<file path="design/flow/design.v">
`default_nettype none
`timescale 1ns / 1ps
module mul #(
    WIDTH=25,   
    FBITS=20    
    )(
    input wire signed [WIDTH-1:0] a,    
    input wire signed [WIDTH-1:0] b,    
    output reg signed [WIDTH-1:0] val   
    );
    localparam IBITS = WIDTH - FBITS;     
    localparam MSB = 2*WIDTH - IBITS - 1;  
    localparam LSB = WIDTH - IBITS;        
    localparam HALF = {1'b1, {FBITS-1{1'b0}}}; 
    reg sig_diff;   
    reg signed [WIDTH-1:0] a1, b1;   
    reg signed [WIDTH-1:0] prod_t;   
    reg signed [2*WIDTH-1:0] prod;   
    reg [FBITS-1:0] rbits;           
    reg round;   
    reg even;    
    reg signed [WIDTH-1:0] u_result;    
    always @(*) begin
        sig_diff = a[WIDTH-1] ^ b[WIDTH-1];
        a1 = a[WIDTH-1] ? -a : a;    
        b1 = b[WIDTH-1] ? -b : b;    
        prod = a1 * b1;  
        prod_t = prod[MSB:LSB];  
        rbits  = prod[FBITS-1:0];  
        round  = prod[FBITS-1];    
        even  = ~prod[FBITS];      
         u_result = (round && !(even && rbits == HALF)) ? prod_t + 25'b1 : prod_t;  
         val = sig_diff ? -u_result : u_result;
        end
endmodule
`timescale 1ns / 1ps
 module random(
  output wire [31:0] out,
  input wire clk,  
  input wire reset,
  input wire request        
  ); 
  parameter [31:0] mod = 32'b1000_0000_0000_0000_0000_0000_0000_0000;  
  parameter [31:0] a = 32'd22695477;    
  parameter [31:0] c = 32'b1;            
  reg [31:0] temp;              
  reg [63:0] temp1;             
  reg [31:0] temp2;             
  reg [31:0] temp_out;          
  reg [1:0] state;              
always @(posedge clk) begin
        if(state == 2'b00)
            temp1 <= temp * a + c;   
        else if(state == 2'b01)
            temp2 <= temp1 % mod;    
end
always @(posedge clk or posedge reset) begin
        if (reset) begin
            temp <= 32'd13;
            state <= 2'b00;
            temp_out <= 32'd0;
        end
        else begin
            if(state == 2'b00) begin 
                state <= 2'b01;
            end
            else if(state == 2'b01) begin
                state <= 2'b10;
            end
            else begin
                temp <= temp2;         
                if(request) 
                    state <= 2'b00;    
            end
            if (request)
                temp_out <= temp2;
        end
end
assign out = temp_out;
 endmodule
`default_nettype none
`timescale 1ns / 1ps
module barnsley #(
    FP_WIDTH=25,    
    FP_INT=5       
    ) (
    input  wire clk,                                     
    input wire reset,                                    
    output wire [19:0] iter_max,                          
    input wire iter_change,                              
    output reg done,                                     
    output wire complete,                                
    output reg signed [FP_WIDTH-1:0] xn,                 
    output reg signed [FP_WIDTH-1:0] yn
    );
    reg signed [FP_WIDTH-1:0] mul_a_1, mul_b_1, mul_a_2, mul_b_2;
    wire signed [FP_WIDTH-1:0] mul_val_1, mul_val_2;
    mul #(.WIDTH(FP_WIDTH), .FBITS(FP_WIDTH - FP_INT)) mul_inst_0 (
        /*verilator lint_on PINCONNECTEMPTY*/
        .a(mul_a_1),
        .b(mul_b_1),
        .val(mul_val_1)
    );
    mul #(.WIDTH(FP_WIDTH), .FBITS(FP_WIDTH - FP_INT)) mul_inst_1 (
        /*verilator lint_on PINCONNECTEMPTY*/
        .a(mul_a_2),
        .b(mul_b_2),
        .val(mul_val_2)
    );
    wire [31:0] random_out;
    random random_inst(.out(random_out), .clk(clk), .reset(reset), .request(done) );
    reg [19:0] n;
    reg signed [FP_WIDTH-1:0] x;
    reg signed [FP_WIDTH-1:0] y;
    reg [3:0] state;  
    reg [19:0] iter_value;
    reg iter_reg;
    wire iter_button;
    always @(posedge clk) 
    begin
        iter_reg <= iter_change;
    end
    assign iter_button = iter_change & ~iter_reg;
    localparam signed [FP_WIDTH-1:0] FP_0_16 = 25'b0000000101000111101011100;  
    localparam signed [FP_WIDTH-1:0] FP_0_15 = 25'b0000000100110011001100110;  
    localparam signed [FP_WIDTH-1:0] NFP_0_15 = 25'b1111111011001100110011010;  
    localparam signed [FP_WIDTH-1:0] FP_0_85 = 25'b0000011011001100110011001;  
    localparam signed [FP_WIDTH-1:0] FP_0_04 = 25'b0000000001010001111010111;   
    localparam signed [FP_WIDTH-1:0] NFP_0_04 = 25'b1111110011001100110011010;  
    localparam signed [FP_WIDTH-1:0] FP_0_2  = 25'b0000000110011001100110011;   
    localparam signed [FP_WIDTH-1:0] FP_0_23 = 25'b0000000111010111000010100;  
    localparam signed [FP_WIDTH-1:0] FP_0_22 = 25'b0000000111000010100011110;  
    localparam signed [FP_WIDTH-1:0] FP_0_24 = 25'b0000000111101011100001010;  
    localparam signed [FP_WIDTH-1:0] FP_0_26 = 25'b0000001000010100011110101;  
    localparam signed [FP_WIDTH-1:0] NFP_0_26 = 25'b1111110111101011100001011; 
    localparam signed [FP_WIDTH-1:0] FP_0_28 = 25'b0000001000111101011100001;  
    localparam signed [FP_WIDTH-1:0] FP_1_5  = 25'b0000110000000000000000000;  
    assign complete = (n >= iter_value);
    always @(posedge clk or posedge reset) 
    begin
        if (reset) 
            begin
                x <= 0;  y <= 0;
                xn <= 0; yn <= 0;
                n <= 0;  done <= 0;
                state <= 0;
                iter_value <= 1000;
            end
        else if (iter_button) 
            begin
                done <= 0;
                if (iter_value < 10000)
                    iter_value <= iter_value + 3000; 
            end
        else if (complete)
            done <= 0;
        else
            begin
                case (state)
                    4'b0000: 
                    begin
                        done <= 0;
                        state <= 4'b0001;
                    end
                    4'b0001: 
                    begin
                        done <= 0;
                        if (random_out < 32'd21474836)
                                xn <= 0;
                        else if (random_out < 32'd1846835936)
                            begin 
                                mul_a_1 <= x;
                                mul_b_1 <= FP_0_85;  
                                mul_a_2 <= y;
                                mul_b_2 <= FP_0_04;  
                            end
                        else if (random_out < 32'd1997159792)
                            begin 
                                mul_a_1 <= x;
                                mul_b_1 <= FP_0_2;  
                                mul_a_2 <= y;
                                mul_b_2 <= (FP_0_26);  
                            end
                        else 
                            begin
                                mul_a_1 <= x;
                                mul_b_1 <= (FP_0_15);  
                                mul_a_2 <= y;
                                mul_b_2 <= FP_0_28;  
                            end
                        state <= 4'b0010;
                    end
                    4'b0010: 
                    begin
                        done <= 0;
                        if (random_out < 32'd21474836)
                                xn <= 0;
                        else if (random_out < 32'd1846835936)
                            begin
                                xn <= mul_val_1 + mul_val_2; 
                            end
                        else if (random_out < 32'd1997159792)
                            begin 
                                xn <= mul_val_1 - mul_val_2; 
                            end
                        else 
                            begin
                                xn <= -mul_val_1 + mul_val_2;
                            end
                        state <= 4'b0011;
                    end
                    4'b0011: 
                    begin
                        done <= 0;
                        if (random_out < 32'd21474836)
                            begin
                                mul_a_1 <= FP_0_16;  
                                mul_b_1 <= y; 
                            end
                        else if (random_out < 32'd1846835936)
                            begin 
                                mul_a_1 <= x;
                                mul_b_1 <= (FP_0_04);  
                                mul_a_2 <= y;
                                mul_b_2 <= FP_0_85;  
                            end
                        else if (random_out < 32'd1997159792)
                            begin 
                                mul_a_1 <= x;
                                mul_b_1 <= FP_0_23;  
                                mul_a_2 <= y;
                                mul_b_2 <= FP_0_22;  
                            end
                        else 
                            begin
                                mul_a_1 <= x;
                                mul_b_1 <= FP_0_26;  
                                mul_a_2 <= y;
                                mul_b_2 <= FP_0_24;  
                            end
                        state <= 4'b0100;
                    end 
                    4'b0100: 
                    begin
                        done <= 0;
                        if (random_out < 32'd21474836)
                            begin
                                yn <= mul_val_1;
                            end
                        else if (random_out < 32'd1846835936) 
                            begin 
                                yn <= -mul_val_1 + mul_val_2 + FP_1_5;
                            end
                        else if (random_out < 32'd1997159792)
                            begin 
                                yn <= mul_val_1 + mul_val_2 + FP_1_5;
                            end
                        else 
                            begin
                                yn <= mul_val_1 + mul_val_2;
                            end
                        state <= 4'b0101;
                    end                     
                    4'b0101:
                    begin
                        x <= xn;
                        y <= yn;
                        n <= n + 1;
                        done <= 1;
                        state <= 4'b0000;
                    end
                endcase
            end
    end
    assign iter_max = iter_value;
endmodule
</file>
<file path="design/flow/run.sh">
#!/bin/bash
# the make line also repeats each setting of config.mk as NAME=value (left out here)
make -C /OpenROAD-flow-scripts/flow DESIGN_CONFIG=/design/flow/config.mk WORK_HOME=/design/flow/orfs CLKGATE_MAP_FILE= finish
</file>
<file path="design/flow/config.mk">
export PLATFORM = sky130hd
export DESIGN_NAME = barnsley
export DESIGN_NICKNAME = barnsley
export VERILOG_FILES = /design/flow/design.v
export SDC_FILE = /design/flow/constraint.sdc
export NUM_CORES = 4
export LEC_CHECK = 0
export ABC_AREA = 1
export CAP_MARGIN = 20
export CORE_MARGIN = 2
export CORE_UTILIZATION = 72
export CTS_CLUSTER_DIAMETER = 28
export MAX_ROUTING_LAYER = met4
export PLACE_DENSITY_LB_ADDON = 0.2
export SETUP_SLACK_MARGIN = 2.54
export SLEW_MARGIN = 20
</file>
<file path="design/flow/constraint.sdc">
create_clock -name core_clock -period 10.5 [get_ports {clk}]
set_input_delay 2.1000 -clock core_clock [delete_from_list [all_inputs] [get_ports {clk}]]
set_output_delay 2.1000 -clock core_clock [all_outputs]
set_load 0.01 [all_outputs]
</file>
==> notes.md, run 1 <==
run results: status did not finish, Failed at global routing (5_1_grt), Err [ERROR GRT-0116] Global routing finished with congestion. Check the congestion regions in the DRC Viewer., top-count cell post-synth inv_1, Cells after DPL roughly 12,000, H-Tree Depth 3, Synth Area in Adders 0.444, Longest Clk Path Bufs 3, ys flops roughly 360, total gr overflow between 400 and 500, Logic family by area adder cells, sequential fraction of the synthesis area 0.134, fraction of registers with async set/reset 0.577, total CTS buffers 66, Die Wd ~320 µm, hpwl dp roughly 240,000 µm, Post-Syn Area per Cell just under 8 µm², Die Area 104,000 µm², Synth Instances 9,329, RePlAce Congestion between 1 and 1.5, Synth Flop Type dfrtp_1, flip-flops with a built-in enable ~150, Cell Type Count around 70, xor and xnor fraction of the mapped netlist area 0.0319, All-Layer GR Usage 0.877, Synth Warn # 3, Synth Area in Simple Gates 0.200, IO Pins 75, CTS Sinks 359, Synth area leader fa_1, CTS Hold Bufs 0, synthesized area approximately 73,000 µm², Area leader share 0.347, yosys stat area ~73,000 µm², CORE AREA about 100,000 µm², port bufs 71, Initial Util 0.727, yosys cell count 9,329, Site Rows between 100 and 150, aoi share 0.0484, MUX area fraction 0.00262, CTS root buffer clkbuf_16, top cells by count inv_1, nand2_1, fa_1, top cells, area fa_1, inv_1, nand2_1, die extent in y 322 µm
what timing repair did:
| action | 4_1_cts |
|---|---|
| pin swaps | 275 |
| buffers inserted | 158 |
| endpoints found under the setup margin | 50 |
| gates resized | 748 |
layer usage:
| layer | GRT overflow | track usage |
|---|---|---|
| met5 | - | - |
| met4 | 145 | 0.867 |
| met3 | 27 | 0.783 |
| met2 | 226 | 0.981 |
| met1 | 25 | 0.852 |
through the flow:
step | cell area, µm² | hold WS, ns | worst slack, ns
after detailed placement | 87800 | 0.391 | -1.60
after global placement | 87800 | 0.390 | -1.32
after CTS | 94400 | 0.408 | -0.982
after floorplan | 74100 | 0.400 | -0.553
==> run 2: changes to the inputs <==
- ABC_AREA: 1 -> default
- CELL_PAD_IN_SITES_GLOBAL_PLACEMENT: default -> 3
- CORE_MARGIN: 2 -> 5
- CORE_UTILIZATION: 72 -> 40
- CTS_CLUSTER_DIAMETER: 28 -> default
- MAX_ROUTING_LAYER: met4 -> default
- PLACE_DENSITY_LB_ADDON: 0.2 -> default
- SETUP_SLACK_MARGIN: 2.54 -> 1.9
- clock period: 10.5 -> 15.0 ns (I/O delays scaled with it)
==> notes.md, run 2 <==
flow finished, numbers: # setup viols final 0, Logic family by area adder cells, Synth Warn # 3 (unchanged), Area leader share 0.365 (+0.0176), hpwl dp 208,000 µm (-13%), Synth Instances 7,469 (-20%), sequential fraction of the synthesis area 0.140 (+0.00679), Least-Margin Pin Slew ~1.1 ns, Max Freq between 70 and 80 MHz, initial antenna violation count 8, crit path kind reg -> reg, H-Tree Depth 2 (-1), CTS root buffer clkbuf_16, flip-flops with a built-in enable 151 (unchanged), CTS tree done, Final period util 0.875, fraction of registers with async set/reset 0.577 (unchanged), post-route ant nets 0, cell family with most CP delay adder cells, total CTS buffers 42 (-36%), Synth Flop Type dfrtp_1, status complete, no violations, startpoint class of the critical path register, WHS Endpoint iter_value[19], Cell Type Count 108 (+54%), Initial Util 0.403 (-0.324), pin count of the biggest net entering global routing ~83, Synth Area in Adders 0.466 (+0.0225), Synth area leader fa_1, Reg2Reg Depth 51, aoi share 0.0848 (+0.0364), RSZ-0062 raised after global routing yes, All-Layer GR Usage 0.278, Residual DRC 0, vias post-DR around 53,000, Worst R2R Setup Slack approximately 1.9 ns, top cells, area fa_1, ha_1, inv_1, die extent in y 427 µm (+32%), yosys cell count 7,469 (-20%), vias in the first global route about 56,000, first-pass GRT wire length roughly 370,000 µm, fin crit period approximately 13 ns, top-count cell post-synth inv_1, most used cell, CP fa_1, max incr delay on CP between 0.6 and 0.7 ns, IO Pins 75 (unchanged), RePlAce Congestion 0.898 (-20%), total gr overflow 0, reg2reg end yn[24], WP data arrival 13.61 ns, Vias/cell ~5.2, ys flops 359 (unchanged), Top Usage Layer GRT met2, Max Cap Viol 0, synthesized area 69,400 µm² (-4.8%), port bufs 71 (unchanged), Site Rows 152 (+31%), top cells by count inv_1, fa_1, nand2_1, MUX area fraction 0.0186 (+0.0160), DR pass1 iterations 5, Area Overhead vs Synth 16.5%, Synth Area in Simple Gates 0.132 (-0.0680), end of the critical path yn[24], DRT iter0 DRCs 3,628, yosys stat area 69,400 µm² (-4.8%), crit path from mul_a_2[7], WP buf/inv 10, worst hold path type reg -> reg, max-slew violation count 0, skew final between 0.07 and 0.08 ns, WL/cell ~25 µm, dpl cell area 74,200 µm² (-15%), Worst-path clk slew roughly 0.060 ns, met2 Resource Use GR 0.447, design area roughly 81,000 µm², Rel. slew slack 0.242, Hold Vio Cnt, Final 0, slowest stage cell, crit path or4_4, WL final 250,000 µm, M3 GR Usage 0.0346, xor and xnor fraction of the mapped netlist area 0.0518 (+0.0199), hold path startpoint iter_value[19], Latency at later pin around 0.63 ns, crit path DRT ~15 ns, CTS Sinks 359 (unchanged), nets@finish slightly below 10,000, Die Area 182,000 µm² (+75%), Post-Syn Area per Cell 9.29 µm² (+19%), CORE AREA 172,000 µm² (+72%), GR Util met1 0.406, hold path depth 0, worst-path fanout max 8, RR Startpoint mul_a_2[7], Critical Path End Type register, Longest Clk Path Bufs 3 (unchanged), Tool Warnings 80, Die Wd 427 µm (+32%), CP Depth between 50 and 60
-- run 2: area by class of cell --
| cell class | count | area, µm² |
|---|---|---|
| Antenna cell | 7 | 17.5 |
| Clock buffer | 51 | 1190 |
| Clock inverter | 27 | 320 |
| Fill cell | 16900 | 91300 |
| Inverter | 1678 | 6320 |
| Multi-Input combinational cell | 5152 | 55600 |
| Sequential cell | 359 | 9750 |
| Tap cell | 2310 | 2890 |
| Timing Repair Buffer | 569 | 4740 |
-- run 2: layer usage --
layer | share of wire | vias up
met3 | 0.053 | 213
met1 | 0.46 | 27300
met5 | 0 | -
met4 | 0.026 | 0
li1 | - | 23900
met2 | 0.46 | 1337
-- run 2: what timing repair did --
action | in CTS | in global routing
buffers inserted | 100 | 132
gates cloned | 0 | 1
setup endpoints to repair | 28 | 25
hold buffers | 0 | 0
gates resized | 324 | 345
pin swaps | 109 | 201
-- run 2: through the flow --
step | setup TNS [ns] | setup slack, ns | util | hold WS [ns] | std cells
finish | 0 | 1.88 | 0.470 | 0.408 | 10200
global route | 0 | 1.44 | 0.470 | 0.426 | 10100
CTS | 0 | 1.78 | 0.454 | 0.412 | 10000
detailed placement | -0.158 | -0.108 | 0.431 | 0.399 | 9835
global placement | -0.0511 | -0.0511 | 0.431 | 0.397 | 9835
floorplan | 0 | 1.93 | - | 0.400 | 7471
==> run 3: changes to the inputs <==
- CAP_MARGIN: 20 -> 0
- CELL_PAD_IN_SITES_DETAIL_PLACEMENT: default -> 0
- CELL_PAD_IN_SITES_GLOBAL_PLACEMENT: 3 -> default
- CORE_MARGIN: 5 -> 2
- CORE_UTILIZATION: 40 -> 72
- CTS_CLUSTER_DIAMETER: default -> 29
- CTS_CLUSTER_SIZE: default -> 77
- GPL_ROUTABILITY_DRIVEN: default -> 1
- MAX_ROUTING_LAYER: default -> met4
- SETUP_SLACK_MARGIN: 1.9 -> 0.58
- TNS_END_PERCENT: default -> 5
- clock period: 15.0 -> 11.7 ns (I/O delays scaled with it)
==> notes.md, run 3 <==
run results: hpwl dp 199,000 µm (-4.3%), Area leader share 0.365 (unchanged), Synth Area in Adders 0.466 (unchanged), Cell Type Count 108 (unchanged), total gr overflow 3, Failed at global routing (5_1_grt), dpl ws -1.80 ns (-1.69 ns), Post-Syn Area per Cell 9.29 µm² (unchanged), aoi share 0.0848 (unchanged), Err [ERROR GRT-0116] Global routing finished with congestion. Check the congestion regions in the DRC Viewer., top cells, area fa_1, ha_1, inv_1, top-count cell post-synth inv_1, Synth Warn # 3 (unchanged), ys flops 359 (unchanged), status did not finish, IO Pins 75 (unchanged), synthesized area 69,400 µm² (unchanged), Initial Util 0.728 (+0.325), Synth Instances 7,469 (unchanged), Die Wd 314 µm (-26%), RePlAce Congestion 1.14 (+27%), flip-flops with a built-in enable 151 (unchanged), Synth Area in Simple Gates 0.132 (unchanged), yosys stat area 69,400 µm² (unchanged), port bufs 71 (unchanged), Longest Clk Path Bufs 3 (unchanged), Synth Flop Type dfrtp_1, H-Tree Depth 3 (+1), sequential fraction of the synthesis area 0.140 (unchanged), yosys cell count 7,469 (unchanged), xor and xnor fraction of the mapped netlist area 0.0518 (unchanged), Synth area leader fa_1, CORE AREA 95,300 µm² (-45%), CTS Sinks 359 (unchanged), total CTS buffers 74 (+76%), Die Area 98,900 µm² (-46%), die extent in y 314 µm (-26%), Site Rows 113 (-26%), All-Layer GR Usage 0.612, Logic family by area adder cells, CTS root buffer clkbuf_16, MUX area fraction 0.0186 (unchanged), fraction of registers with async set/reset 0.577 (unchanged), top cells by count inv_1, fa_1, nand2_1
==> run 3: what timing repair did <==
item | 4_1_cts
hold buffers | 0
pin swaps | 95
endpoints found under the setup margin | 40
resized | 167
buffers inserted | 32
hold endpoints to repair | 0
==> run 3: metrics by stage <==
step                      instance area [µm²]  cells  hold WS, ns  utilization
after CTS                               84900  10000        0.418        0.890
after detailed placement                81200   9847        0.405        0.852
after floorplan                         69700   7471        0.400            -
after global placement                  81200   9847        0.391        0.852
==> run 3: metal layers <==
metal | track usage | GRT overflow
met1 | 0.653 | 0
met2 | 0.845 | 1
met3 | 0.328 | 1
met4 | 0.473 | 1
met5 | - | -
==> run 4: changes to the inputs <==
- ABC_AREA: default -> 1
- CAP_MARGIN: 0 -> 20
- CELL_PAD_IN_SITES_DETAIL_PLACEMENT: 0 -> default
- CTS_CLUSTER_DIAMETER: 29 -> default
- CTS_CLUSTER_SIZE: 77 -> 99
- GPL_ROUTABILITY_DRIVEN: 1 -> default
- MAX_ROUTING_LAYER: met4 -> default
- PLACE_DENSITY: default -> 0.36
- SETUP_SLACK_MARGIN: 0.58 -> -0.63
- TNS_END_PERCENT: 5 -> default
- clock period: 11.7 -> 9.52 ns (I/O delays scaled with it)
==> notes.md, run 4 <==
run results: Initial Util 0.727 (-0.00114), Die Wd 322 µm (+2.5%), Synth Area in Simple Gates 0.200 (+0.0680), Synth Instances 9,329 (+25%), Cell Type Count 70 (-35%), CTS root buffer clkbuf_16, dpl cell area 87,500 µm² (+7.7%), hpwl dp 234,000 µm (+18%), Logic family by area adder cells, port bufs 71 (unchanged), fraction of registers with async set/reset 0.577 (unchanged), Synth Warn # 3 (unchanged), yosys stat area 72,900 µm² (+5.1%), RePlAce Congestion 1.13 (-1.5%), H-Tree Depth 2 (-1), aoi share 0.0484 (-0.0364), CTS Sinks 359 (unchanged), total CTS buffers 38 (-49%), Failed at global routing (5_1_grt), top cells by count inv_1, nand2_1, fa_1, Synth area leader fa_1, flip-flops with a built-in enable 151 (unchanged), dpl ws -2.88 ns (-1.08 ns), Synth Flop Type dfrtp_1, Longest Clk Path Bufs 3 (unchanged), status did not finish, Cells after DPL 12,100 (+23%), total gr overflow about 730, Post-Syn Area per Cell 7.82 µm² (-16%), Die Area 104,000 µm² (+5.0%), IO Pins 75 (unchanged), sequential fraction of the synthesis area 0.134 (-0.00679), ys flops 359 (unchanged), die extent in y 322 µm (+2.5%), Site Rows 116 (+2.7%), synthesized area 72,900 µm² (+5.1%), All-Layer GR Usage 0.856, Err [ERROR GRT-0232] Routing congestion too high. Check the congestion heatmap in the GUI., top-count cell post-synth inv_1, top cells, area fa_1, inv_1, nand2_1, MUX area fraction 0.00262 (-0.0160), Synth Area in Adders 0.444 (-0.0225), xor and xnor fraction of the mapped netlist area 0.0319 (-0.0199), Area leader share 0.347 (-0.0176), yosys cell count 9,329 (+25%), CTS Hold Bufs 0 (unchanged), CORE AREA 100,000 µm² (+5.2%)
[run 4: what timing repair did]
action,in CTS
resized,360
pin swaps,101
endpoints found under the setup margin,44
buffers inserted,61
[run 4: layer usage]
layer  GRT overflow  global-route usage
met5              2               0.525
met4            242               0.852
met3             49               0.762
met2            382               0.980
met1             51               0.841
==> run 5: changes to the inputs <==
- ABC_AREA: 1 -> default
- CTS_CLUSTER_DIAMETER: default -> 353
- CTS_CLUSTER_SIZE: 99 -> 32
- PLACE_DENSITY: 0.36 -> default
- SETUP_SLACK_MARGIN: -0.63 -> default
- clock period: 9.52 -> 12.2 ns (I/O delays scaled with it)
==> notes.md, run 5 <==
run results: status did not finish, Failed at global routing (5_1_grt), Cell Type Count 108 (+54%), synthesized area 69,400 µm² (-4.8%), ys flops 359 (unchanged), Logic family by area adder cells, Synth area leader fa_1, sequential fraction of the synthesis area 0.140 (+0.00679), yosys cell count 7,469 (-20%), RePlAce Congestion 1.05 (-7.2%), hpwl dp 202,000 µm (-14%), xor and xnor fraction of the mapped netlist area 0.0518 (+0.0199), Initial Util 0.728 (+0.00114), Area leader share 0.365 (+0.0176), Die Wd 314 µm (-2.4%), IO Pins 75 (unchanged), port bufs 71 (unchanged), flip-flops with a built-in enable 151 (unchanged), H-Tree Depth 1 (-1), total CTS buffers 15 (-61%), top-count cell post-synth inv_1, Synth Area in Adders 0.466 (+0.0225), aoi share 0.0848 (+0.0364), Synth Instances 7,469 (-20%), Synth Warn # 3 (unchanged), MUX area fraction 0.0186 (+0.0160), CTS Sinks 359 (unchanged), top cells, area fa_1, ha_1, inv_1, Synth Flop Type dfrtp_1, die extent in y 314 µm (-2.4%), Die Area 98,900 µm² (-4.8%), CORE AREA 95,300 µm² (-5.0%), yosys stat area 69,400 µm² (-4.8%), top cells by count inv_1, fa_1, nand2_1, fraction of registers with async set/reset 0.577 (unchanged), CTS root buffer clkbuf_16, Post-Syn Area per Cell 9.29 µm² (+19%), Site Rows 113 (-2.6%), Synth Area in Simple Gates 0.132 (-0.0680), Longest Clk Path Bufs 3 (unchanged)
-- run 5: through the flow --
step	std cells	cell area [µm²]	hold WS, ns	setup WS [ns]
4_1_cts	9860	82800	0.431	-0.767
3_5_place_dp	9772	80600	0.405	-1.37
3_3_place_gp	9772	80600	0.390	-1.09
2_1_floorplan	7471	69800	0.400	-0.455
-- run 5: timing repair --
action,4_1_cts
setup endpoints to repair,27
gates resized,295
buffers inserted,65
endpoints found under the hold margin,0
hold buffers,0
pin swaps,132
==> run 6: changes to the inputs <==
- ABC_AREA: default -> 0
- CORE_ASPECT_RATIO: default -> 0.99
- CORE_UTILIZATION: 72 -> 49
- CTS_CLUSTER_DIAMETER: 353 -> default
- CTS_CLUSTER_SIZE: 32 -> default
- PLACE_DENSITY_LB_ADDON: default -> 0.23
- SLEW_MARGIN: 20 -> 0
- TNS_END_PERCENT: default -> 70
- clock period: 12.2 -> 14.6 ns (I/O delays scaled with it)
==> notes.md, run 6 <==
flow finished, numbers: RePlAce Congestion 0.970 (-7.2%), All-Layer GR Usage 0.295, Synth area leader fa_1, WP data arrival between 10 and 15 ns, vias in the first global route 55,100, startpoint class of the critical path register, ys flops 359 (unchanged), Synth Instances 7,469 (unchanged), Logic family by area adder cells, yosys stat area 69,400 µm² (unchanged), WHS Endpoint random_inst.temp2[27], Synth Warn # 3 (unchanged), flip-flops with a built-in enable 151 (unchanged), Least-Margin Pin Slew ~1.2 ns, Reg2Reg Depth around 48, Worst R2R Setup Slack between 0.6 and 0.7 ns, crit path DRT 15.11 ns, Cell Type Count 108 (unchanged), fin crit period 13.98 ns, DRT iter0 DRCs approximately 4,600, Site Rows 137 (+21%), top routing layer in use met5, worst hold path type reg -> reg, WP buf/inv 7, yosys cell count 7,469 (unchanged), # setup viols final 0, hold path depth 0, CP Depth about 48, top-count cell post-synth inv_1, Residual DRC 0, sequential fraction of the synthesis area 0.140 (unchanged), Die Area 145,000 µm² (+46%), total gr overflow 0, WL final approximately 210,000 µm, H-Tree Depth 2 (+1), Max Freq a little over 70 MHz, aoi share 0.0848 (unchanged), crit path kind reg -> reg, CTS root buffer clkbuf_16, top cells by count inv_1, fa_1, nand2_1, synthesized area 69,400 µm² (unchanged), DR WL met2 95,600 µm, Final period util 0.957, RR Startpoint mul_a_2[6], post-route ant nets 0, hold path startpoint random_inst.temp1[27], slowest stage cell, crit path or4_4, skew final ~0.032 ns, Worst-path clk slew ~0.060 ns, most used cell, CP fa_1, IO Pins 75 (unchanged), pin count of the biggest net entering global routing around 87, hpwl dp 173,000 µm (-14%), total CTS buffers 42 (+27), nets@finish about 9,400, Longest Clk Path Bufs 3 (unchanged), Antenna Cells 0, CORE AREA 141,000 µm² (+48%), Rel. slew slack 0.220, xor and xnor fraction of the mapped netlist area 0.0518 (unchanged), M1 WL ~90,000 µm, cell family with most CP delay simple AND/OR/NAND/NOR gates, Latency at later pin a little over 0.6 ns, Hold Vio Cnt, Final 0, Vias/cell 5.53, worst-path fanout max 10, max-slew violation count 0, Die Wd 382 µm (+22%), status complete, no violations, max incr delay on CP ~0.6 ns, Area leader share 0.365 (unchanged), Initial Util 0.493 (-0.235), post-layout util 0.535, fraction of registers with async set/reset 0.577 (unchanged), CTS Sinks 359 (unchanged), first-pass GRT wire length between 300,000 and 400,000 µm, Post-Syn Area per Cell 9.29 µm² (unchanged), Tool Warnings 76, CTS Hold Bufs 0 (unchanged), DR pass1 iterations 8, port bufs 71 (unchanged), Cells after DPL 9,363 (-4.2%), Max Cap Viol 0, dpl ws 0.0408 ns (+1.41 ns), met3 routed WL 15,100 µm, reg2reg end yn[24], Critical Path End Type register, WL/cell 21.9 µm, end of the critical path yn[24], Synth Area in Adders 0.466 (unchanged), CTS tree done, initial antenna violation count 7, Layout Cells excl Fill approximately 9,500, Synth Area in Simple Gates 0.132 (unchanged), final worst slack a little over 0.6 ns, MUX area fraction 0.0186 (unchanged), crit path from mul_a_2[6], Synth Flop Type dfrtp_1, die extent in y 378 µm (+20%), Area Overhead vs Synth 8.39%, top cells, area fa_1, ha_1, inv_1, vias post-DR about 52,000
-- run 6: final cells by class --
cell class                 count  area (µm²)
sequential                   359        9750
clock inverter                24         297
multi-input combinational   5152       52800
clock buffer                  54        1170
timing repair buffer         309        2540
tap                         1876        2350
fill                       12800       65500
inverter                    1678        6310
-- run 6: per-layer routing --
| metal | global-route usage | vias up |
|---|---|---|
| met4 | 0.0791 | 6 |
| met2 | 0.469 | 1884 |
| met1 | 0.418 | 26700 |
| met3 | 0.0477 | 314 |
| met5 | 0 | - |
| li1 | - | 23400 |
-- run 6: timing repair --
action,CTS,global route
pin swaps,0,8
hold endpoints to repair,0,0
setup buffers,0,7
setup endpoints to repair,1,19
gates resized,1,68
gates cloned,0,0
-- run 6: through the flow --
stage	hold WS, ns	area, µm²	TNS [ns]
2_1_floorplan	0.400	69400	0
3_3_place_gp	0.399	73300	-0.00814
4_1_cts	0.420	74800	0
6_report	0.420	75200	0
5_1_grt	0.422	75200	-0.0178
3_5_place_dp	0.405	73300	0
==> run 7: changes to the inputs <==
- ABC_AREA: 0 -> default
- CORE_ASPECT_RATIO: 0.99 -> default
- CORE_UTILIZATION: 49 -> 72
- CTS_CLUSTER_DIAMETER: default -> 374
- CTS_CLUSTER_SIZE: default -> 95
- PLACE_DENSITY_LB_ADDON: 0.23 -> default
- SLEW_MARGIN: 0 -> 20
- TNS_END_PERCENT: 70 -> default
- clock period: 14.6 -> 10.1 ns (I/O delays scaled with it)
==> notes.md, run 7 <==
run results: xor and xnor fraction of the mapped netlist area 0.0518 (unchanged), CTS root buffer clkbuf_16, port bufs 71 (unchanged), fraction of registers with async set/reset 0.577 (unchanged), synthesized area 69,400 µm² (unchanged), Synth Flop Type dfrtp_1, ys flops 359 (unchanged), Synth area leader fa_1, MUX area fraction 0.0186 (unchanged), top cells by count inv_1, fa_1, nand2_1, total CTS buffers 7 (-83%), Failed at global routing (5_1_grt), Longest Clk Path Bufs 3 (unchanged), Synth Instances 7,469 (unchanged), sequential fraction of the synthesis area 0.140 (unchanged), top cells, area fa_1, ha_1, inv_1, flip-flops with a built-in enable 151 (unchanged), Synth Area in Simple Gates 0.132 (unchanged), Synth Area in Adders 0.466 (unchanged), CTS Sinks 359 (unchanged), Area leader share 0.365 (unchanged), All-Layer GR Usage 0.705, IO Pins 75 (unchanged), yosys cell count 7,469 (unchanged), Logic family by area adder cells, RePlAce Congestion 1.08 (+11%), Initial Util 0.728 (+0.235), H-Tree Depth 1 (-1), Die Wd 314 µm (-18%), Post-Syn Area per Cell 9.29 µm² (unchanged), yosys stat area 69,400 µm² (unchanged), CORE AREA 95,300 µm² (-32%), Cells after DPL 9,951 (+6.3%), top-count cell post-synth inv_1, Die Area 98,900 µm² (-32%), Err [ERROR GRT-0232] Routing congestion too high. Check the congestion heatmap in the GUI., CTS Hold Bufs 0 (unchanged), dpl cell area 82,400 µm² (+12%), aoi share 0.0848 (unchanged), dpl ws -3.47 ns (-3.51 ns), hpwl dp 211,000 µm (+22%), die extent in y 314 µm (-17%), total gr overflow 15, Site Rows 113 (-18%), Synth Warn # 3 (unchanged), status did not finish, Cell Type Count 108 (unchanged)
run 7: layer usage:
metal  GRT overflow  track usage
met1              0        0.717
met2              1        0.892
met3              5        0.530
met4              9        0.635
met5              0        0.357
run 7: repair_timing:
action | in CTS
buffers inserted | 62
resized | 294
pin swaps | 185
endpoints found under the setup margin | 48
==> run 8: changes to the inputs <==
- CAP_MARGIN: 20 -> 0
- CELL_PAD_IN_SITES_DETAIL_PLACEMENT: default -> 1
- CORE_MARGIN: 2 -> 9
- CORE_UTILIZATION: 72 -> 70
- CTS_CLUSTER_DIAMETER: 374 -> 72
- CTS_CLUSTER_SIZE: 95 -> 77
- GPL_ROUTABILITY_DRIVEN: default -> 0
- HOLD_SLACK_MARGIN: default -> 0.05
- MAX_ROUTING_LAYER: default -> met4
- MIN_ROUTING_LAYER: default -> met2
- SLEW_MARGIN: 20 -> 35
- TNS_END_PERCENT: default -> 5
- clock period: 10.1 -> 11.9 ns (I/O delays scaled with it)
==> notes.md, run 8 <==
run results: Synth Area in Adders 0.466 (unchanged), Failed at detailed placement (3_5_place_dp), Die Area 111,000 µm² (+12%), Err [ERROR DPL-0033] detailed placement checks failed during check placement., IO Pins 75 (unchanged), Site Rows 115 (+1.8%), Initial Util 0.705 (-0.0231), fraction of registers with async set/reset 0.577 (unchanged), top-count cell post-synth inv_1, Synth Area in Simple Gates 0.132 (unchanged), die extent in y 333 µm (+5.9%), Synth area leader fa_1, Synth Instances 7,469 (unchanged), synthesized area 69,400 µm² (unchanged), aoi share 0.0848 (unchanged), Synth Flop Type dfrtp_1, CORE AREA 98,400 µm² (+3.3%), status did not finish, yosys cell count 7,469 (unchanged), Die Wd 333 µm (+5.9%), top cells by count inv_1, fa_1, nand2_1, top cells, area fa_1, ha_1, inv_1, Post-Syn Area per Cell 9.29 µm² (unchanged), Cell Type Count 108 (unchanged), sequential fraction of the synthesis area 0.140 (unchanged), MUX area fraction 0.0186 (unchanged), flip-flops with a built-in enable 151 (unchanged), ys flops 359 (unchanged), Synth Warn # 3 (unchanged), Area leader share 0.365 (unchanged), port bufs 71 (unchanged), yosys stat area 69,400 µm² (unchanged), Logic family by area adder cells, xor and xnor fraction of the mapped netlist area 0.0518 (unchanged)
-- run 8: stage by stage --
step / setup TNS, ns
floorplan: -4.63
global placement: -11.45
==> run 9: changes to the inputs <==
- CORE_ASPECT_RATIO: default -> 0.88
- CTS_CLUSTER_DIAMETER: 72 -> 235
- HOLD_SLACK_MARGIN: 0.05 -> default
- SLEW_MARGIN: 35 -> 0
==> notes.md, run 9 <==
run results: port bufs 71 (unchanged), sequential fraction of the synthesis area 0.140 (unchanged), CORE AREA 97,600 µm² (-0.84%), Synth Flop Type dfrtp_1, synthesized area 69,400 µm² (unchanged), Post-Syn Area per Cell 9.29 µm² (unchanged), Initial Util 0.711 (+0.00594), Die Area 111,000 µm² (about the same), yosys stat area 69,400 µm² (unchanged), yosys cell count 7,469 (unchanged), xor and xnor fraction of the mapped netlist area 0.0518 (unchanged), Die Wd 354 µm (+6.2%), die extent in y 313 µm (-5.9%), ys flops 359 (unchanged), top cells by count inv_1, fa_1, nand2_1, Synth Warn # 3 (unchanged), flip-flops with a built-in enable 151 (unchanged), Synth Area in Simple Gates 0.132 (unchanged), Logic family by area adder cells, MUX area fraction 0.0186 (unchanged), Site Rows 107 (-7.0%), IO Pins 75 (unchanged), Failed at detailed placement (3_5_place_dp), status did not finish, top cells, area fa_1, ha_1, inv_1, Synth Instances 7,469 (unchanged), Area leader share 0.365 (unchanged), Synth Area in Adders 0.466 (unchanged), top-count cell post-synth inv_1, fraction of registers with async set/reset 0.577 (unchanged), aoi share 0.0848 (unchanged), Cell Type Count 108 (unchanged), Synth area leader fa_1, Err [ERROR DPL-0033] detailed placement checks failed during check placement.
## run 9: stage by stage
step	cell area (µm²)	worst slack (ns)	hold slack, ns	TNS [ns]
2_1_floorplan	69700	-0.760	0.400	-4.63
3_3_place_gp	81000	-1.06	0.386	-12.79
==> run 10: changes to the inputs <==
- CAP_MARGIN: 0 -> 20
- CELL_PAD_IN_SITES_DETAIL_PLACEMENT: 1 -> default
- CORE_ASPECT_RATIO: 0.88 -> default
- CORE_MARGIN: 9 -> 2
- CORE_UTILIZATION: 70 -> 65
- CTS_CLUSTER_DIAMETER: 235 -> default
- CTS_CLUSTER_SIZE: 77 -> 95
- GPL_ROUTABILITY_DRIVEN: 0 -> default
- MAX_ROUTING_LAYER: met4 -> default
- MIN_ROUTING_LAYER: met2 -> default
- SLEW_MARGIN: 0 -> 20
- TNS_END_PERCENT: 5 -> default
- clock period: 11.9 -> 13.0 ns (I/O delays scaled with it)
==> notes.md, run 10 <==
flow finished, numbers: status failed layout checks, Failing Checks negative setup slack, WL/cell ~22 µm, CTS tree done, hold path startpoint random_inst.temp1[20], pin count of the biggest net entering global routing ~76, Cell Type Count 108 (unchanged), Synth Area in Adders 0.466 (unchanged), yosys stat area 69,400 µm² (unchanged), Cells after DPL 9,421, first-pass GRT wire length between 300,000 and 400,000 µm, Layout Cells excl Fill ~9,600, port bufs 71 (unchanged), Die Wd 331 µm (-6.5%), H-Tree Depth 2, Site Rows 119 (+11%), vias post-DR around 56,000, All-Layer GR Usage 0.398, Rel. slew slack 0.260, Synth Warn # 3 (unchanged), RePlAce Congestion 1.02, aoi share 0.0848 (unchanged), initial antenna violation count 8, Residual DRC 0, WP buf/inv 14, CP Depth 57, flip-flops with a built-in enable 151 (unchanged), total gr overflow 0, post-layout util 0.765, Worst-path clk slew roughly 0.06 ns, CORE AREA 106,000 µm² (+8.2%), WL final between 200,000 and 250,000 µm, worst-path fanout max 6, Area leader share 0.365 (unchanged), startpoint class of the critical path register, max incr delay on CP ~0.56 ns, end of the critical path yn[24], WP data arrival ~14 ns, fraction of registers with async set/reset 0.577 (unchanged), Synth Flop Type dfrtp_1, WHS Endpoint random_inst.temp2[20], crit path DRT about 13 ns, Latency at later pin 0.62 ns, post-route ant nets 0, top cells by count inv_1, fa_1, nand2_1, fin crit period 13.04 ns, nets@finish 9,986, # setup viols final 1, Least-Margin Pin Slew approximately 1.1 ns, synthesized area 69,400 µm² (unchanged), top-count cell post-synth inv_1, max-slew violation count 0, RSZ-0062 raised after global routing yes, hpwl dp around 180,000 µm, xor and xnor fraction of the mapped netlist area 0.0518 (unchanged), Reg2Reg Depth roughly 57, Area Overhead vs Synth 16.3%, total CTS buffers 39, CTS Hold Bufs 0, ys flops 359 (unchanged), sequential fraction of the synthesis area 0.140 (unchanged), Longest Clk Path Bufs 3, Tool Warnings ~80, skew final 0.0380 ns, top cells, area fa_1, ha_1, inv_1, Final period util 1.00, CTS Sinks approximately 360, DRT iter0 DRCs 5,125, Max Freq around 77 MHz, Synth Instances 7,469 (unchanged), Worst R2R Setup Slack -0.04 ns, hold_ws between 0.4 and 0.5 ns, vias in the first global route between 50,000 and 60,000, final worst slack -0.0399 ns, Critical Path End Type register, MUX area fraction 0.0186 (unchanged), Vias/cell approximately 6, cell family with most CP delay adder cells, slowest stage cell, crit path fa_1, Synth Area in Simple Gates 0.132 (unchanged), Logic family by area adder cells, Post-Syn Area per Cell 9.29 µm² (unchanged), Max Cap Viol 0, yosys cell count 7,469 (unchanged), setup TNS -0.0399 ns, reg2reg end yn[24], CTS root buffer clkbuf_16, RR Startpoint mul_b_1[3], DR pass1 iterations 6, Hold Vio Cnt, Final 0, most used cell, CP buf_4, Synth area leader fa_1, hold path depth 0, die extent in y 331 µm (+5.5%), Initial Util 0.657 (-0.0537), worst hold path type reg -> reg, IO Pins 75 (unchanged), Die Area 109,000 µm² (-1.3%), crit path kind reg -> reg, crit path from mul_b_1[3]
-- run 10: per-stage QoR --
step,instance area (µm²),worst slack (ns)
after floorplan,69500,-0.0700
after global placement,76900,-0.366
after detailed placement,76900,-0.471
after CTS,78800,0.000715
after global routing,80700,-0.460
final,80700,-0.0399
-- run 10: timing repair --
action	4_1_cts	5_1_grt
buffers inserted	19	62
setup endpoints to repair	11	21
pin swaps	31	106
gates cloned	1	1
gates resized	84	279
-- run 10: metal layers --
metal | part of all wire | up-vias | track usage
li1 | - | 24600 | -
met1 | 0.39 | 28100 | 0.536
met2 | 0.46 | 2855 | 0.624
met3 | 0.10 | 630 | 0.0822
met4 | 0.055 | 2 | 0.184
met5 | 0.000037 | - | 0
-- run 10: final cells by class --
class	count	area, µm²
Antenna cell	6	15.0
Clock buffer	47	1050
Clock inverter	24	240
Fill cell	7517	24900
Inverter	1678	6310
Multi-Input combinational cell	5152	54200
Sequential cell	359	9750
Tap cell	1391	1740
Timing Repair Buffer	925	7390
==> run 11: changes to the inputs <==
- CAP_MARGIN: 20 -> 5
- CELL_PAD_IN_SITES_DETAIL_PLACEMENT: default -> 2
- CELL_PAD_IN_SITES_GLOBAL_PLACEMENT: default -> 1
- CORE_ASPECT_RATIO: default -> 1.29
- CORE_MARGIN: 2 -> 10
- CORE_UTILIZATION: 65 -> 57
- CTS_CLUSTER_DIAMETER: default -> 103
- CTS_CLUSTER_SIZE: 95 -> 38
- GPL_ROUTABILITY_DRIVEN: default -> 0
- GPL_TIMING_DRIVEN: default -> 0
- HOLD_SLACK_MARGIN: default -> -0.03
- MIN_ROUTING_LAYER: default -> met2
- SETUP_SLACK_MARGIN: default -> 1.9
- clock period: 13.0 -> 15.0 ns (I/O delays scaled with it)
==> notes.md, run 11 <==
run results: Synth Area in Adders 0.466 (unchanged), status did not finish, yosys cell count 7,469 (unchanged), Synth area leader fa_1, fraction of registers with async set/reset 0.577 (unchanged), yosys stat area 69,400 µm² (unchanged), aoi share 0.0848 (unchanged), die extent in y 416 µm (+26%), Synth Warn # 3 (unchanged), CORE AREA 121,000 µm² (+15%), Cell Type Count 108 (unchanged), ys flops 359 (unchanged), Site Rows 145 (+22%), Post-Syn Area per Cell 9.29 µm² (unchanged), xor and xnor fraction of the mapped netlist area 0.0518 (unchanged), top-count cell post-synth inv_1, top cells, area fa_1, ha_1, inv_1, MUX area fraction 0.0186 (unchanged), sequential fraction of the synthesis area 0.140 (unchanged), Logic family by area adder cells, synthesized area 69,400 µm² (unchanged), Initial Util 0.574 (-0.0839), Err [ERROR DPL-0033] detailed placement checks failed during check placement., Area leader share 0.365 (unchanged), port bufs 71 (unchanged), Synth Instances 7,469 (unchanged), Die Wd 327 µm (-1.1%), Die Area 136,000 µm² (+25%), IO Pins 75 (unchanged), Synth Area in Simple Gates 0.132 (unchanged), top cells by count inv_1, fa_1, nand2_1, Failed at detailed placement (3_5_place_dp), Synth Flop Type dfrtp_1, flip-flops with a built-in enable 151 (unchanged)
==> run 11: through the flow <==
| stage | setup WS, ns | std cells | cell area (µm²) |
|---|---|---|---|
| after floorplan | 1.93 | 7471 | 69500 |
| after global placement | -2.80 | 9159 | 72200 |
==> run 12: changes to the inputs <==
- ABC_AREA: default -> 1
- CAP_MARGIN: 5 -> 20
- CELL_PAD_IN_SITES_DETAIL_PLACEMENT: 2 -> default
- CELL_PAD_IN_SITES_GLOBAL_PLACEMENT: 1 -> default
- CORE_ASPECT_RATIO: 1.29 -> default
- CORE_MARGIN: 10 -> 2
- CORE_UTILIZATION: 57 -> 70
- CTS_CLUSTER_DIAMETER: 103 -> 28
- CTS_CLUSTER_SIZE: 38 -> default
- GPL_ROUTABILITY_DRIVEN: 0 -> default
- GPL_TIMING_DRIVEN: 0 -> default
- HOLD_SLACK_MARGIN: -0.03 -> default
- MAX_ROUTING_LAYER: default -> met4
- MIN_ROUTING_LAYER: met2 -> default
- SETUP_SLACK_MARGIN: 1.9 -> 0.24
- clock period: 15.0 -> 8.46 ns (I/O delays scaled with it)
==> notes.md, run 12 <==
run results: top cells by count inv_1, nand2_1, fa_1, Cell Type Count 70 (-35%), Die Area 107,000 µm² (-22%), status did not finish, Synth Flop Type dfrtp_1, Site Rows 118 (-19%), RePlAce Congestion between 1 and 1.5, IO Pins 75 (unchanged), Logic family by area adder cells, Cells after DPL 12,200, Synth Instances 9,329 (+25%), yosys cell count 9,329 (+25%), H-Tree Depth 2, Synth Area in Simple Gates 0.200 (+0.0680), Synth area leader fa_1, CORE AREA 103,000 µm² (-14%), port bufs 71 (unchanged), Area leader share 0.347 (-0.0176), MUX area fraction 0.00262 (-0.0160), sequential fraction of the synthesis area 0.134 (-0.00679), ys flops 359 (unchanged), Post-Syn Area per Cell 7.82 µm² (-16%), die extent in y 327 µm (-22%), top cells, area fa_1, inv_1, nand2_1, CTS Sinks about 360, total gr overflow 1,019, fraction of registers with async set/reset 0.577 (unchanged), Die Wd 327 µm (-0.14%), total CTS buffers about 59, Initial Util 0.705 (+0.131), aoi share 0.0484 (-0.0364), synthesized area 72,900 µm² (+5.1%), yosys stat area 72,900 µm² (+5.1%), xor and xnor fraction of the mapped netlist area 0.0319 (-0.0199), Failed at global routing (5_1_grt), hpwl dp around 230,000 µm, Synth Warn # 3 (unchanged), Synth Area in Adders 0.444 (-0.0225), flip-flops with a built-in enable 151 (unchanged), Err [ERROR GRT-0232] Routing congestion too high. Check the congestion heatmap in the GUI., top-count cell post-synth inv_1, CTS root buffer clkbuf_16, All-Layer GR Usage 0.854, Longest Clk Path Bufs 3
run 12: what timing repair did:
item,CTS
hold buffers,0
endpoints found under the setup margin,50
buffers inserted,105
gates resized,528
pin swaps,125
run 12: layer usage:
metal  overflow  GRT usage
met4        287      0.801
met2        676      0.985
met5          -          -
met3         28      0.728
met1         28      0.845
run 12: metrics by stage:
| stage | hold slack [ns] | instance area, µm² | setup TNS [ns] | worst slack, ns |
|---|---|---|---|---|
| after floorplan | 0.400 | 74100 | -67.98 | -2.59 |
| after global placement | 0.386 | 88600 | -113.01 | -3.29 |
| after detailed placement | 0.388 | 88600 | -126.86 | -3.69 |
| after CTS | 0.399 | 93600 | -105.90 | -3.12 |
==> run 13: changes to the inputs <==
- CAP_MARGIN: 20 -> 25
- CELL_PAD_IN_SITES_DETAIL_PLACEMENT: default -> 1
- CORE_ASPECT_RATIO: default -> 1.37
- CORE_MARGIN: 2 -> 9
- CTS_CLUSTER_DIAMETER: 28 -> 235
- CTS_CLUSTER_SIZE: default -> 20
- GPL_ROUTABILITY_DRIVEN: default -> 0
- MIN_ROUTING_LAYER: default -> met2
- SETUP_SLACK_MARGIN: 0.24 -> default
- SLEW_MARGIN: 20 -> 0
- TNS_END_PERCENT: default -> 5
- clock period: 8.46 -> 11.9 ns (I/O delays scaled with it)
==> notes.md, run 13 <==
run results: status did not finish, Failed at detailed placement (3_5_place_dp), Err [ERROR DPL-0033] detailed placement checks failed during check placement., Site Rows 138 (+17%), Synth Area in Adders 0.444 (unchanged), Synth Flop Type dfrtp_1, top cells by count inv_1, nand2_1, fa_1, Synth area leader fa_1, die extent in y 396 µm (+21%), aoi share 0.0484 (unchanged), Synth Warn # 3 (unchanged), Die Wd 294 µm (-10%), CORE AREA 103,000 µm² (about the same), ys flops 359 (unchanged), port bufs 71 (unchanged), Post-Syn Area per Cell 7.82 µm² (unchanged), IO Pins 75 (unchanged), fraction of registers with async set/reset 0.577 (unchanged), top-count cell post-synth inv_1, Synth Area in Simple Gates 0.200 (unchanged), Die Area 116,000 µm² (+8.9%), flip-flops with a built-in enable 151 (unchanged), Synth Instances 9,329 (unchanged), Cell Type Count 70 (unchanged), yosys stat area 72,900 µm² (unchanged), yosys cell count 9,329 (unchanged), Initial Util 0.705 (about the same), Logic family by area adder cells, Area leader share 0.347 (unchanged), synthesized area 72,900 µm² (unchanged), xor and xnor fraction of the mapped netlist area 0.0319 (unchanged), MUX area fraction 0.00262 (unchanged), top cells, area fa_1, inv_1, nand2_1, sequential fraction of the synthesis area 0.134 (unchanged)
-- run 13: stage by stage --
step | std cells | setup TNS (ns) | area [µm²] | setup WS (ns)
after global placement | 11700 | -0.683 | 83500 | -0.277
after floorplan | 9331 | 0 | 72900 | 0.0502
==> run 14: changes to the inputs <==
- ABC_AREA: 1 -> default
- CAP_MARGIN: 25 -> 20
- CELL_PAD_IN_SITES_DETAIL_PLACEMENT: 1 -> default
- CELL_PAD_IN_SITES_GLOBAL_PLACEMENT: default -> 3
- CORE_ASPECT_RATIO: 1.37 -> default
- CORE_MARGIN: 9 -> 2
- CORE_UTILIZATION: 70 -> 51
- CTS_CLUSTER_DIAMETER: 235 -> default
- CTS_CLUSTER_SIZE: 20 -> default
- MAX_ROUTING_LAYER: met4 -> default
- MIN_ROUTING_LAYER: met2 -> default
- PLACE_DENSITY_LB_ADDON: default -> 0.04
- SLEW_MARGIN: 0 -> 15
- TNS_END_PERCENT: 5 -> default
- clock period: 11.9 -> 11.5 ns (I/O delays scaled with it)
==> notes.md, run 14 <==
run results: status did not finish, Failed at global placement without I/O (3_1_place_gp_skip_io), Err [ERROR FLW-0024] Place density exceeds 1.0 (current PLACE_DENSITY_LB_ADDON =  0.04). Please check if the value of  PLACE_DENSITY_LB_ADDON is between 0 and 0.99., Initial Util 0.513 (-0.192), Cell Type Count 108 (+54%), top-count cell post-synth inv_1, Logic family by area adder cells, top cells, area fa_1, ha_1, inv_1, aoi share 0.0848 (+0.0364), yosys stat area 69,400 µm² (-4.8%), MUX area fraction 0.0186 (+0.0160), Area leader share 0.365 (+0.0176), Synth Warn # 3 (unchanged), CORE AREA 135,000 µm² (+31%), top cells by count inv_1, fa_1, nand2_1, Site Rows 135 (-2.2%), die extent in y 373 µm (-5.8%), yosys cell count 7,469 (-20%), flip-flops with a built-in enable 151 (unchanged), Die Area 139,000 µm² (+20%), ys flops 359 (unchanged), sequential fraction of the synthesis area 0.140 (+0.00679), fraction of registers with async set/reset 0.577 (unchanged), xor and xnor fraction of the mapped netlist area 0.0518 (+0.0199), Die Wd 373 µm (+27%), Synth Area in Adders 0.466 (+0.0225), Synth area leader fa_1, Synth Area in Simple Gates 0.132 (-0.0680), Synth Instances 7,469 (-20%), synthesized area 69,400 µm² (-4.8%), Post-Syn Area per Cell 9.29 µm² (+19%), Synth Flop Type dfrtp_1
==> run 15: changes to the inputs <==
- CELL_PAD_IN_SITES_GLOBAL_PLACEMENT: 3 -> 2
- CORE_ASPECT_RATIO: default -> 1.78
- CORE_MARGIN: 2 -> 9
- CORE_UTILIZATION: 51 -> 48
- GPL_ROUTABILITY_DRIVEN: 0 -> default
- PLACE_DENSITY_LB_ADDON: 0.04 -> 0.13
- SETUP_SLACK_MARGIN: default -> -1.19
- SLEW_MARGIN: 15 -> 20
- TNS_END_PERCENT: default -> 40
- clock period: 11.5 -> 14.9 ns (I/O delays scaled with it)
==> notes.md, run 15 <==
flow finished, numbers: Area leader share 0.365 (unchanged), Synth Instances 7,469 (unchanged), Max Freq 68.7 MHz, Top Usage Layer GRT met2, hold path depth 0, initial antenna violation count 6, hold_ws 0.398 ns, DRT iter0 DRCs between 3,000 and 4,000, xor and xnor fraction of the mapped netlist area 0.0518 (unchanged), WL/cell approximately 25 µm, Reg2Reg Depth ~50, vias post-DR approximately 53,000, top cells, area fa_1, ha_1, inv_1, crit path DRT between 15 and 20 ns, IO Pins ~75, reg2reg end yn[24], nets@finish about 9,400, WP buf/inv 6, Synth area leader fa_1, status complete, no violations, All-Layer GR Usage 0.305, Worst-path clk slew ~0.060 ns, max incr delay on CP 0.65 ns, Final period util 0.977, GR Util met1 0.304, Synth Area in Simple Gates 0.132 (unchanged), WP data arrival 15.00 ns, fin crit period roughly 15 ns, post-route ant nets 0, Rel. slew slack 0.214, Longest Clk Path Bufs 3, Die Wd 303 µm (-19%), CTS Sinks roughly 360, dpl ws approximately 0.34 ns, crit path kind reg -> reg, Post-Syn Area per Cell 9.29 µm² (unchanged), yosys stat area 69,400 µm² (unchanged), Worst R2R Setup Slack 0.35 ns, CTS resizes 0, Synth Area in Adders 0.466 (unchanged), Latency at later pin about 0.61 ns, RePlAce Congestion roughly 1.0, MUX area fraction 0.0186 (unchanged), design area between 70,000 and 80,000 µm², top-count cell post-synth inv_1, DR pass1 iterations 5, most used cell, CP fa_1, first-pass GRT wire length between 300,000 and 400,000 µm, Die Area 159,000 µm² (+14%), synthesized area 69,400 µm² (unchanged), max-slew violation count 0, Tool Warnings roughly 77, Synth Flop Type dfrtp_1, end of the critical path yn[24], aoi share 0.0848 (unchanged), slowest stage cell, crit path or4_1, startpoint class of the critical path register, pin count of the biggest net entering global routing approximately 140, Least-Margin Pin Slew between 1 and 1.5 ns, Residual DRC 0, crit path from mul_a_2[6], CORE AREA 143,000 µm² (+5.9%), port bufs 71, Hold Vio Cnt, Final 0, worst-path fanout max 8, final worst slack between 0.3 and 0.4 ns, Max Cap Viol 0, hpwl dp roughly 210,000 µm, Site Rows 185 (+37%), Vias/cell 5.53, CTS tree done, H-Tree Depth 2, yosys cell count 7,469 (unchanged), RR Startpoint mul_a_2[6], Critical Path End Type register, setup TNS 0 ns, fraction of registers with async set/reset 0.577 (unchanged), Cell Type Count 108 (unchanged), WL final around 240,000 µm, total CTS buffers ~40, skew final around 0.047 ns, met2 Resource Use GR 0.580, cell family with most CP delay adder cells, dpl cell area around 74,000 µm², # fillers around 14,000, flip-flops with a built-in enable 151 (unchanged), vias in the first global route 57,700, Synth Warn # 3 (unchanged), Post-CTS Setup Inserts 0, CTS Hold Bufs 0, Area Overhead vs Synth 8.51%, CP Depth a little under 50, hold path startpoint iter_value[14], total gr overflow 0, Logic family by area adder cells, Initial Util 0.484 (-0.0286), die extent in y 525 µm (+41%), top cells by count inv_1, fa_1, nand2_1, # setup viols final 0, CTS root buffer clkbuf_16, worst hold path type reg -> reg, post-layout util 0.526, WHS Endpoint iter_value[14], M3 GR Usage 0.0267, ys flops 359 (unchanged), sequential fraction of the synthesis area 0.140 (unchanged)
## run 15: cell type report
class	count	area [µm²]	share of cell area
diodes	2	5.00	0.0000665
inverters	1678	6310	0.0837
clock inverters	18	255	0.00339
well taps	1870	2340	0.0311
flip-flops and latches	359	9750	0.129
multi-input cells	5152	52500	0.698
clock buffers	56	1150	0.0153
repair buffers	364	2960	0.0393
## run 15: per-stage QoR
| stage | instances |
|---|---|
| after floorplan | 7471 |
| after global placement | 9421 |
| after detailed placement | 9421 |
| after CTS | 9495 |
| after global routing | 9497 |
| final | 9499 |
## run 15: layer usage
| metal | vias up | routed length (µm) | part of all wire |
|---|---|---|---|
| li1 | 23500 | - | - |
| met1 | 26900 | 78500 | 0.33 |
| met2 | 1478 | 132000 | 0.55 |
| met3 | 701 | 8090 | 0.034 |
| met5 | - | 0 | 0 |
| met4 | 0 | 22200 | 0.092 |
==> run 16: changes to the inputs <==
- CAP_MARGIN: 20 -> 0
- CELL_PAD_IN_SITES_DETAIL_PLACEMENT: default -> 0
- CELL_PAD_IN_SITES_GLOBAL_PLACEMENT: 2 -> default
- CORE_ASPECT_RATIO: 1.78 -> default
- CORE_MARGIN: 9 -> 2
- CORE_UTILIZATION: 48 -> 72
- CTS_CLUSTER_DIAMETER: default -> 29
- CTS_CLUSTER_SIZE: default -> 36
- GPL_ROUTABILITY_DRIVEN: default -> 1
- HOLD_SLACK_MARGIN: default -> -0.09
- MAX_ROUTING_LAYER: default -> met4
- PLACE_DENSITY_LB_ADDON: 0.13 -> default
- SETUP_SLACK_MARGIN: -1.19 -> 3.39
- TNS_END_PERCENT: 40 -> 5
- clock period: 14.9 -> 14.3 ns (I/O delays scaled with it)
==> notes.md, run 16 <==
flow finished, numbers: nets@finish 9,508 (+0.87%), CTS Hold Bufs 0 (unchanged), Post-Syn Area per Cell 9.29 µm² (unchanged), Cells after DPL 8,763 (-7.0%), RePlAce Congestion 1.07 (+6.3%), yosys stat area 69,400 µm² (unchanged), Vias/cell 6.36 (+15%), Reg2Reg Depth 49 (unchanged), Longest Clk Path Bufs 3 (unchanged), fraction of registers with async set/reset 0.577 (unchanged), Synth Warn # 3 (unchanged), top cells by count inv_1, fa_1, nand2_1, Logic family by area adder cells, # setup viols final 0 (unchanged), CTS Sinks 359 (unchanged), Critical Path End Type register, port bufs 71 (unchanged), Residual DRC 0 (unchanged), Max Freq 74.0 MHz (+7.7%), Layout Cells excl Fill 9,016 (-5.1%), vias post-DR 57,300 (+9.1%), Worst-path clk slew 0.06 ns (about the same), first-pass GRT wire length 353,000 µm (-2.4%), crit path from mul_b_1[17], total gr overflow 0 (unchanged), WP data arrival 14.02 ns (-0.98 ns), WHS Endpoint random_inst.temp2[19], die extent in y 314 µm (-40%), skew final 0.0585 ns (+0.0115 ns), DR pass1 iterations 9 (+4), reg2reg end yn[24], Synth Flop Type dfrtp_1, status complete, no violations, RSZ-0062 raised after global routing yes, most used cell, CP fa_1, max incr delay on CP 0.65 ns (about the same), hpwl dp 176,000 µm (-15%), Die Wd 314 µm (+3.8%), All-Layer GR Usage 0.490 (+0.184), final worst slack 0.791 ns (+0.442 ns), startpoint class of the critical path register, CORE AREA 95,300 µm² (-33%), initial antenna violation count 10 (+4), Max Cap Viol 0 (unchanged), hold path startpoint random_inst.temp1[19], Area leader share 0.365 (unchanged), # fillers 5,660 (-58%), MUX area fraction 0.0186 (unchanged), vias in the first global route 60,900 (+5.5%), H-Tree Depth 3 (+1), Latency at later pin 0.64 ns (+0.03 ns), worst hold path type reg -> reg, slowest stage cell, crit path or4_1, DRT iter0 DRCs 7,124 (+120%), dpl ws 0.308 ns (-0.0344 ns), Least-Margin Pin Slew 1.26 ns (+0.0832 ns), Area Overhead vs Synth 12.1%, RR Startpoint mul_b_1[17], Synth Area in Simple Gates 0.132 (unchanged), Synth area leader fa_1, IO Pins 75 (unchanged), Synth Area in Adders 0.466 (unchanged), post-route ant nets 0 (unchanged), Tool Warnings 81 (+5.2%), ys flops 359 (unchanged), synthesized area 69,400 µm² (unchanged), fin crit period 13.51 ns (-1.04 ns), Worst R2R Setup Slack 0.79 ns (+0.44 ns), cell family with most CP delay simple AND/OR/NAND/NOR gates, CTS tree done, WL final 229,000 µm (-4.9%), setup TNS 0 ns (unchanged), crit path DRT 14.81 ns (-0.54 ns), flip-flops with a built-in enable 151 (unchanged), WP buf/inv 9 (+3), Final period util 0.945 (-0.0319), sequential fraction of the synthesis area 0.140 (unchanged), hold path depth 0 (unchanged), Gate Area 54,300 µm² (+3.3%), Synth Instances 7,469 (unchanged), WL/cell 25.4 µm (+0.23%), xor and xnor fraction of the mapped netlist area 0.0518 (unchanged), crit path kind reg -> reg, CP Depth 49 (unchanged), register area 9750 µm² (unchanged), end of the critical path yn[24], aoi share 0.0848 (unchanged), total CTS buffers 73 (+83%), top cells, area fa_1, ha_1, inv_1, Cell Type Count 108 (unchanged), Die Area 98,900 µm² (-38%), worst-path fanout max 13 (+5), Hold Vio Cnt, Final 0 (unchanged), Initial Util 0.728 (+0.244), Site Rows 113 (-39%), CTS root buffer clkbuf_16, yosys cell count 7,469 (unchanged), top-count cell post-synth inv_1, max-slew violation count 0 (unchanged), Rel. slew slack 0.161 (-0.0525), pin count of the biggest net entering global routing 74 (-46%)
==> run 16: routing by layer <==
layer	track usage	up-vias	part of all wire
met1	0.620	28300	0.35
met5	-	-	0
met3	0.158	1223	0.14
li1	-	23700	-
met2	0.708	4137	0.44
met4	0.251	0	0.067
==> run 16: area by class of cell <==
type                    instances  area share
clock inverters                47     0.00757
well taps                    1265      0.0203
clock buffers                  88      0.0249
diodes                         14    0.000450
inverters                    1678      0.0811
multi-input cells            5153       0.697
flip-flops and latches        359       0.125
repair buffers                412      0.0431
==> run 16: timing repair <==
| action | in CTS | in global routing |
|---|---|---|
| hold endpoints to repair | 0 | 0 |
| pin swaps | 59 | 51 |
| setup endpoints to repair | 44 | 45 |
| setup buffers | 60 | 43 |
| gates cloned | 1 | 0 |
| gates resized | 180 | 122 |
==> run 16: through the flow <==
| step | hold WS, ns | util | area, µm² |
|---|---|---|---|
| after floorplan | 0.400 | - | 69700 |
| after global placement | 0.389 | 0.765 | 72900 |
| after detailed placement | 0.394 | 0.765 | 72900 |
| after CTS | 0.416 | 0.806 | 76900 |
| after global routing | 0.419 | 0.817 | 77800 |
| final | 0.415 | 0.817 | 77800 |
